Setup of alpha:
==> flow/design.v (excerpt) <==
module cpu18 (
  input  wire        clk,
  input  wire        rst,
  output wire [9:0]  imem_addr,
  input  wire [17:0] imem_rdata,
  output wire [9:0]  dmem_addr,
  output wire [17:0] dmem_wdata,
  output wire        dmem_we,
  input  wire [17:0] dmem_rdata,
  output wire        halt
);
  localparam S_FETCH  = 2'd0;
  localparam S_DECODE = 2'd1;
  localparam S_EXEC   = 2'd2;
  localparam S_HALT   = 2'd3;
  reg  [1:0]  state;
  reg  [17:0] ir;
  reg         zf, cf;
  wire [9:0]  pc;
  wire [3:0] opcode = ir[17:14];
  wire [3:0] f_dst  = ir[13:10];
  wire [3:0] f_src1 = ir[9:6];
  wire [3:0] f_src2 = ir[3:0];
  wire [5:0] f_imm  = ir[5:0];
  wire [9:0] f_addr = ir[9:0];
  wire is_alu = (opcode[3:2] == 2'b00);           
  wire is_imm = (opcode[3:1] == 3'b010);          
  wire is_ld  = (opcode == 4'b0110);
  wire is_st  = (opcode == 4'b0111);
  wire is_cmp = (opcode == 4'b1000);
  wire is_jmp = (opcode >= 4'b1001) && (opcode <= 4'b1110);
  wire is_rst = (opcode == 4'b1111);
  reg taken;
  always @* begin
    case (opcode)
      4'b1001: taken = 1'b1;           
      4'b1010: taken = zf;             
      4'b1011: taken = ~zf & ~cf;      
      4'b1100: taken = cf;             
      4'b1101: taken = ~cf;            
      4'b1110: taken = cf | zf;        
      default: taken = 1'b0;
    endcase
  end
  wire exec = (state == S_EXEC);
  wire [17:0] rv1, rv2, wb_data;
  wire [3:0]  rsel1 = is_st ? f_dst : f_src1;
  Regfile regs (
    .select_register({1'b0, f_dst}),
    .reg_1({1'b0, rsel1}),
    .reg_2({1'b0, f_src2}),
    .data(wb_data),
    .clck(clk),
    .reset_enable(rst),
    .write_enable(exec & (is_alu | is_imm | is_ld)),
    .clear(exec & is_rst),
    .read_reg_1_value(rv1),
    .read_reg_2_value(rv2)
  );
  ...
For scale: ~21000 µm² of cells after synthesis.
make LEC_CHECK=0 CAP_MARGIN=10 CELL_PAD_IN_SITES_DETAIL_PLACEMENT=1 CELL_PAD_IN_SITES_GLOBAL_PLACEMENT=2 CORE_MARGIN=3 CORE_UTILIZATION=55 GPL_ROUTABILITY_DRIVEN=0 GPL_TIMING_DRIVEN=0 HOLD_SLACK_MARGIN=-0.02 MIN_ROUTING_LAYER=met2 SLEW_MARGIN=20 TNS_END_PERCENT=80 finish   # period 6.97 ns
run.sh (not shown) runs the stock make flow with config.mk's settings and CLKGATE_MAP_FILE=.
Seen in the log of alpha: GRT-0116 during global routing (5_1_grt), after which the run never completed.
The inputs of beta differ from those of alpha as listed below.
Settings: GPL_TIMING_DRIVEN no longer set, was 0; CORE_UTILIZATION now 65, was 55; GPL_ROUTABILITY_DRIVEN no longer set, was 0; TNS_END_PERCENT no longer set, was 80; CORE_MARGIN now 2, was 3; MIN_ROUTING_LAYER no longer set, was met2; HOLD_SLACK_MARGIN no longer set, was -0.02; CELL_PAD_IN_SITES_DETAIL_PLACEMENT no longer set, was 1; CELL_PAD_IN_SITES_GLOBAL_PLACEMENT no longer set, was 2; CAP_MARGIN now 20, was 10; the clock period (ns, I/O delays scaled along) now 6.99, was 6.97.
Findings:
Layout checks on beta: not met. Flow itself completed; violations: setup timing.
Note that the chip height recorded for beta amounts to 0.912 times the value seen in alpha.
alpha -> beta: fraction of synthesized cell area in xor and xnor cells delta 0, exact match
In beta, the placement-stage worst setup slack came out 1640 ps above the value in alpha.
Sort beta and alpha by die size asc -> top: beta
Delta (beta minus alpha): compound-cell area share of the yosys netlist was more or less identical, floorplan core area now sits lower, gate count of the mapped netlist now sits at about the same level.
Cmp beta vs alpha: detailed placer's ending HPWL lower in beta
From beta to alpha, area fraction in full adders, half adders and majority gates did not move at all.
Of beta and alpha, the higher horizontal die dimension belongs to alpha.
Of beta and alpha, alpha shows the higher total cell area at the placement stage, with beta below it.
Relative to beta, the following input files were edited for gamma:
Settings: changing CORE_UTILIZATION from 65 to 40; changing the clock period (ns, I/O delays scaled along) from 6.99 to 8.75.
Findings:
Among gamma and beta, a clean, completed layout was produced by gamma alone.
The final report for beta shows a completed flow and a layout that fails verification, specifically setup timing.
Compared with beta, gamma instantiates a larger number of cells.
Final count of negative-setup-slack endpoints came out lower on gamma than on beta.
Between gamma and beta, it is gamma whose number of clock buffers in the layout is lower, by about 3.4%.
The weighted congestion reported at the end of routability-driven placement in gamma sits about 10% below the value recorded for beta.
The fmax of gamma was inferior to that of beta.
> inputs changed (gamma -> delta)
Settings: setting GPL_TIMING_DRIVEN to 0 for the first time; changing CORE_MARGIN from 2 to 3; setting CELL_PAD_IN_SITES_DETAIL_PLACEMENT to 2 for the first time; setting PLACE_DENSITY to 0.91 for the first time; setting MIN_ROUTING_LAYER to met2 for the first time; changing the clock period (ns, I/O delays scaled along) from 8.75 to 9.0.
Notes after the runs:
The flow ended early for delta: it failed with a tool error in global routing (5_1_grt).
delta ends up with a number of placed instances with taps included that is 4.6% higher than in gamma.
Diff gamma..delta | multiplexer area fraction after synthesis | negligible
Between delta and gamma, the number of instances resized during post-cts repair is lower for gamma.
Against gamma as the reference, delta delivers a higher post-detailed-placement half-perimeter wirelength.
Input changes introduced in epsilon (baseline for comparison: delta):
Settings: removing GPL_TIMING_DRIVEN (formerly 0); removing CELL_PAD_IN_SITES_DETAIL_PLACEMENT (formerly 2); changing CORE_MARGIN from 3 to 2; setting ABC_AREA to 1 for the first time; setting SETUP_SLACK_MARGIN to 1.47 for the first time; changing CORE_UTILIZATION from 40 to 72; changing PLACE_DENSITY from 0.91 to 0.72; removing MIN_ROUTING_LAYER (formerly met2); changing the clock period (ns, I/O delays scaled along) from 9.0 to 4.96.
- No crash in epsilon: every stage finished, but the layout fails its final checks due to setup timing.
- Cmp delta and epsilon / compound-gate portion of the synthesized area / lower: epsilon
- epsilon vs delta — number of placed instances with taps included rose 343.
- Average cell area after synthesis (higher): delta

Starting RTL as in the previous note.
clock: 5.63 ns
lec_check: 0
abc_area: 1
cap_margin: 10
cell_pad_in_sites_global_placement: 0
core_margin: 8
core_utilization: 56
place_density_lb_addon: 0.0
setup_slack_margin: -0.05
slew_margin: 35
The starting point completed, yet does not pass: negative setup slack.
Edit:
CAP_MARGIN = 20   (was 10)
CELL_PAD_IN_SITES_GLOBAL_PLACEMENT = unset   (was 0)
CORE_MARGIN = 2   (was 8)
CORE_UTILIZATION = 72   (was 56)
CTS_CLUSTER_DIAMETER = 360   (was unset)
PLACE_DENSITY = 0.64   (was unset)
PLACE_DENSITY_LB_ADDON = unset   (was 0.0)
SETUP_SLACK_MARGIN = -0.38   (was -0.05)
SLEW_MARGIN = 20   (was 35)
clock period = 6.42 ns   (was 5.63 ns; I/O delays follow)
=> The changed run completed and failed the layout checks on negative setup slack. Global-route usage grows by 15 points. Clock-buffer cell count shrinks by 7. Critical path depth shrinks by 4. Setup slack gains 0.79 ns. Fmax is about the same. Wire length shrinks by 0.73%. Die area shrinks by about 30%. Power shrinks by about 17%. Non-clock buffer count shrinks by 27. Synthesized cell count does not change. Design area shrinks by 2.8%.
Edit:
HOLD_SLACK_MARGIN = -0.09   (was unset)
SETUP_SLACK_MARGIN = 0.89   (was -0.38)
SLEW_MARGIN = 10   (was 20)
The changed run completed and failed the layout checks on negative setup slack. Die area stays the same. Clock-buffer cell count shrinks by 1. Power grows by 1.5%. Sequential cell count is unchanged. Register-to-register slack is worse by 0.04 ns. Fmax shrinks by 0.45%. Setup slack is worse by 0.035 ns.
Edit:
CORE_UTILIZATION = 70   (was 72)
CTS_CLUSTER_DIAMETER = 219   (was 360)
HOLD_SLACK_MARGIN = unset   (was -0.09)
PLACE_DENSITY = unset   (was 0.64)
PLACE_DENSITY_LB_ADDON = 0.27   (was unset)
SETUP_SLACK_MARGIN = unset   (was 0.89)
SLEW_MARGIN = 20   (was 10)
clock period = 5.05 ns   (was 6.42 ns; I/O delays follow)
Result:
- The changed run finished with negative setup slack left
- worst hold slack got worse by 0.0073 ns
- design area increases by 0.73%
- setup slack gets worse by 1.5 ns
- power grows by 25%
- cell count rises by 0.64%
- core utilization shrinks by 2.1 points
- global-route usage goes down by 0.95 points
- die size rises by 2.8%
- clock-buffer cell count climbs by 8

== job 101 ==
Starting RTL as in the previous note.
// cpu18
module cpu18 (
  input  wire        clk,
  input  wire        rst,
  output wire [9:0]  imem_addr,
  input  wire [17:0] imem_rdata,
  output wire [9:0]  dmem_addr,
  output wire [17:0] dmem_wdata,
  output wire        dmem_we,
  input  wire [17:0] dmem_rdata,
  output wire        halt
);
  localparam S_FETCH  = 2'd0;
  localparam S_DECODE = 2'd1;
  localparam S_EXEC   = 2'd2;
  localparam S_HALT   = 2'd3;
  reg  [1:0]  state;
  reg  [17:0] ir;
  reg         zf, cf;
  wire [9:0]  pc;
  wire [3:0] opcode = ir[17:14];
  wire [3:0] f_dst  = ir[13:10];
  wire [3:0] f_src1 = ir[9:6];
  wire [3:0] f_src2 = ir[3:0];
  wire [5:0] f_imm  = ir[5:0];
  wire [9:0] f_addr = ir[9:0];
  wire is_alu = (opcode[3:2] == 2'b00);           
  wire is_imm = (opcode[3:1] == 3'b010);          
  wire is_ld  = (opcode == 4'b0110);
  wire is_st  = (opcode == 4'b0111);
  wire is_cmp = (opcode == 4'b1000);
  wire is_jmp = (opcode >= 4'b1001) && (opcode <= 4'b1110);
  wire is_rst = (opcode == 4'b1111);
  reg taken;
  always @* begin
    case (opcode)
      4'b1001: taken = 1'b1;           
      4'b1010: taken = zf;             
      4'b1011: taken = ~zf & ~cf;      
      4'b1100: taken = cf;             
      4'b1101: taken = ~cf;            
      4'b1110: taken = cf | zf;        
      default: taken = 1'b0;
    endcase
  end
  wire exec = (state == S_EXEC);
  wire [17:0] rv1, rv2, wb_data;
  wire [3:0]  rsel1 = is_st ? f_dst : f_src1;
  ...
==> flow/config.mk <==
export PLATFORM = sky130hd
export DESIGN_NAME = cpu18
export DESIGN_NICKNAME = cpu18
export VERILOG_FILES = /design/flow/design.v
export SDC_FILE = /design/flow/constraint.sdc
export NUM_CORES = 4
export LEC_CHECK = 0
export CAP_MARGIN = 10
export CELL_PAD_IN_SITES_DETAIL_PLACEMENT = 0
export CELL_PAD_IN_SITES_GLOBAL_PLACEMENT = 2
export CORE_MARGIN = 3
export CORE_UTILIZATION = 55
export CTS_CLUSTER_SIZE = 72
export GPL_ROUTABILITY_DRIVEN = 0
export GPL_TIMING_DRIVEN = 1
export HOLD_SLACK_MARGIN = -0.02
export MAX_ROUTING_LAYER = met4
export MIN_ROUTING_LAYER = met2
export SLEW_MARGIN = 20
export TNS_END_PERCENT = 85
==> flow/constraint.sdc <==
create_clock -name core_clock -period 5.17 [get_ports {clk}]
set_input_delay 1.0340 -clock core_clock [delete_from_list [all_inputs] [get_ports {clk}]]
set_output_delay 1.0340 -clock core_clock [all_outputs]
set_load 0.01 [all_outputs]
Job 101 did not finish: a tool error stopped it during 5_1_grt.
### job 101 -> job 102
Settings: HOLD_SLACK_MARGIN removed (was -0.02); CAP_MARGIN changed from 10 to 20; GPL_TIMING_DRIVEN removed (was 1); CORE_UTILIZATION changed from 55 to 40; GPL_ROUTABILITY_DRIVEN removed (was 0); CELL_PAD_IN_SITES_DETAIL_PLACEMENT removed (was 0); TNS_END_PERCENT removed (was 85); CELL_PAD_IN_SITES_GLOBAL_PLACEMENT removed (was 2); MAX_ROUTING_LAYER removed (was met4); CTS_CLUSTER_SIZE removed (was 72); CORE_MARGIN changed from 3 to 2; MIN_ROUTING_LAYER removed (was met2); the clock period (ns, I/O delays scaled along) changed from 5.17 to 9.0.
==> results <==
- Post-DP HPWL (job 102 vs. job 101) decreases by a few percent
- Job 102 vs. job 101: effective utilization at floorplan went down by 16 points.
- No stage failed in job 102, and the final checks on the layout all came back clean.
- Compared with job 101, in job 102 floorplan die area now sits higher, instance count after placement with tap cells included increased by about 5% relative to the old numbers.
Inputs modified between job 102 and job 103:
Settings: putting PLACE_DENSITY at 0.77 where nothing was set; swapping 40 for 72 in CORE_UTILIZATION; putting SETUP_SLACK_MARGIN at 1.8 where nothing was set; putting ABC_AREA at 1 where nothing was set; swapping 9.0 for 6.49 in the clock period (ns, I/O delays scaled along).
Notes after the runs:
In job 103 the implementation completed, yet the final layout does not meet the checks, the culprit being setup timing. The faster design of the two is job 103; job 102 tops out lower. In the metrics for job 102 and job 103, the one carrying the lower count of nets after finishing is job 102. Inserted tap cell count was lower in job 103 than in job 102. Compared with job 102, job 103 ends up with less cell area. Job 102 leaves more setup margin than job 103. Note that the overall chip area recorded for job 103 amounts to 0.53 times the value seen in job 102. Combinational power (higher): job 102. Wire length of the first global-routing pass: lower on job 103. On minimum period implied by the final worst setup slack, job 102 loses to job 103.

## run B
cpu18 again, from the RTL that the note above started with.
clock: 8.75 ns
lec_check: 0
cap_margin: 20
core_margin: 2
core_utilization: 40
setup_slack_margin: 2.03
slew_margin: 20
The inputs of run D differ from those of run B as listed below.
# run B
export LEC_CHECK = 0
export CAP_MARGIN = 20
export CORE_MARGIN = 2
export CORE_UTILIZATION = 40
export SETUP_SLACK_MARGIN = 2.03
export SLEW_MARGIN = 20
create_clock -name core_clock -period 8.75 [get_ports {clk}]
# run D
export LEC_CHECK = 0
export ABC_AREA = 1
export CAP_MARGIN = 20
export CORE_MARGIN = 2
export CORE_UTILIZATION = 72
export CTS_CLUSTER_DIAMETER = 380
export PLACE_DENSITY = 0.73
export SETUP_SLACK_MARGIN = 0.85
export SLEW_MARGIN = 20
create_clock -name core_clock -period 6.08 [get_ports {clk}]
--- outcome ---
In run D the implementation completed, yet the final layout does not meet the checks, the culprit being negative setup slack.
Compared with run B, run D shows a buffers plus inverters on the worst setup path that is 2 higher.
When run D is measured against run B, its time the final worst path needs with I/O delays and setup turns out 0.55 ns lower.
Of run B and run D, run B shows the lower number of cells on the critical path, with run D above it.
Delta (run D minus run B): core utilization at floorplan went up, cell area went down, post-route worst setup slack went down.

## build 60
cpu18 again, from the RTL that the note above started with.
export LEC_CHECK = 0
export CAP_MARGIN = 20
export CELL_PAD_IN_SITES_DETAIL_PLACEMENT = 1
export CELL_PAD_IN_SITES_GLOBAL_PLACEMENT = 1
export CORE_ASPECT_RATIO = 0.54
export CORE_MARGIN = 10
export CORE_UTILIZATION = 55
export CTS_CLUSTER_DIAMETER = 270
export GPL_TIMING_DRIVEN = 1
export MAX_ROUTING_LAYER = met4
export PLACE_DENSITY = 0.78
export SETUP_SLACK_MARGIN = 1.21
export SLEW_MARGIN = 20
create_clock -name core_clock -period 10.3 [get_ports {clk}]
> inputs changed (build 60 -> build 72)
Settings: CTS_CLUSTER_SIZE newly set to 28; GPL_TIMING_DRIVEN removed (was 1); CELL_PAD_IN_SITES_DETAIL_PLACEMENT removed (was 1); CORE_MARGIN changed from 10 to 2; CORE_ASPECT_RATIO removed (was 0.54); PLACE_DENSITY removed (was 0.78); CORE_UTILIZATION changed from 55 to 40; SETUP_SLACK_MARGIN removed (was 1.21); MAX_ROUTING_LAYER removed (was met4); CTS_CLUSTER_DIAMETER changed from 270 to 391; PLACE_DENSITY_LB_ADDON newly set to 0.13; the clock period (ns, I/O delays scaled along) changed from 10.3 to 9.0.
Results
Build 72 was carried through to the last stage, and its layout satisfied the timing, DRC and antenna checks. In the metrics for build 60 and build 72, the one carrying the lower global-route usage is build 72. Compare build 60 and build 72 | total of cells resized after clock tree synthesis lower: build 72. Run comparison: build 72 highest metal layer used by the detailed router met5; build 60 highest metal layer used by the detailed router met4. In the flow results for build 60 and build 72, the net switching power is larger on build 60. In build 72 the wire length of the first global-routing pass turned out about 5.3% lower than in build 60. On met2 demand-to-capacity share in global routing: build 72 sits below build 60.
Edits applied to the flow inputs when going from build 72 to build 27:
Settings: PLACE_DENSITY_LB_ADDON removed (was 0.13); SETUP_SLACK_MARGIN newly set to 0.85; CORE_UTILIZATION changed from 40 to 72; CTS_CLUSTER_DIAMETER changed from 391 to 77; PLACE_DENSITY newly set to 0.37; ABC_AREA newly set to 1; CTS_CLUSTER_SIZE removed (was 28); CELL_PAD_IN_SITES_GLOBAL_PLACEMENT removed (was 1); the clock period (ns, I/O delays scaled along) changed from 9.0 to 6.49.
==> comparison <==
The flow for build 27 finished, though final verification flagged negative setup slack. Summary of the comparison: clock network fraction of total power is higher in build 27, relative to build 72. Build 72 → build 27: flip-flop count ~0 delta, clock power +about 140%, number of nets in the synthesized netlist +37%. Between build 72 and build 27, final cell area excluding filler cells decreased. Number of setup buffers added after CTS: build 27 vs build 72 up 3. Row final core utilization: build 27 higher / build 72 lower. Of the two values seen for capture point of the critical path, regs.registers[3][1] was produced by build 72 and regs.registers[5][0] by build 27.
--- input diff build 27..build 35 ---
Settings: changing CAP_MARGIN from 20 to 5; changing SLEW_MARGIN from 20 to 40; changing CTS_CLUSTER_DIAMETER from 77 to 360; changing PLACE_DENSITY from 0.37 to 0.64; changing SETUP_SLACK_MARGIN from 0.85 to 0.84; changing the clock period (ns, I/O delays scaled along) from 6.49 to 6.42.
## What came out
In build 35 the implementation ran to completion but is not tape-out ready, as the final checks report negative setup slack.
Although it ran to completion, build 27 produced a layout that fails the final checks because of negative setup slack.
Re mean cell area of the mapped netlist: no difference whatsoever between build 27 and build 35.
Compared with build 27, in build 35 total length of routed met2 wires shows an increase of 1.3%, final weighted congestion in routability-driven placement shows an increase of about 1.2%, multi-input logic area shows an increase of 220 µm², total of endpoints with negative setup slack in the final report shows an increase of about 14%.
A standard cell with the maximum stage delay on the critical path of sky130_fd_sc_hd__fa_2 is what build 35 shows, while sky130_fd_sc_hd__dfrtp_2 belongs to build 27.
Clock share of power up 0.3 points in build 35 wrt build 27
Power figures rest on the tool's default switching activity, not on a simulated workload.
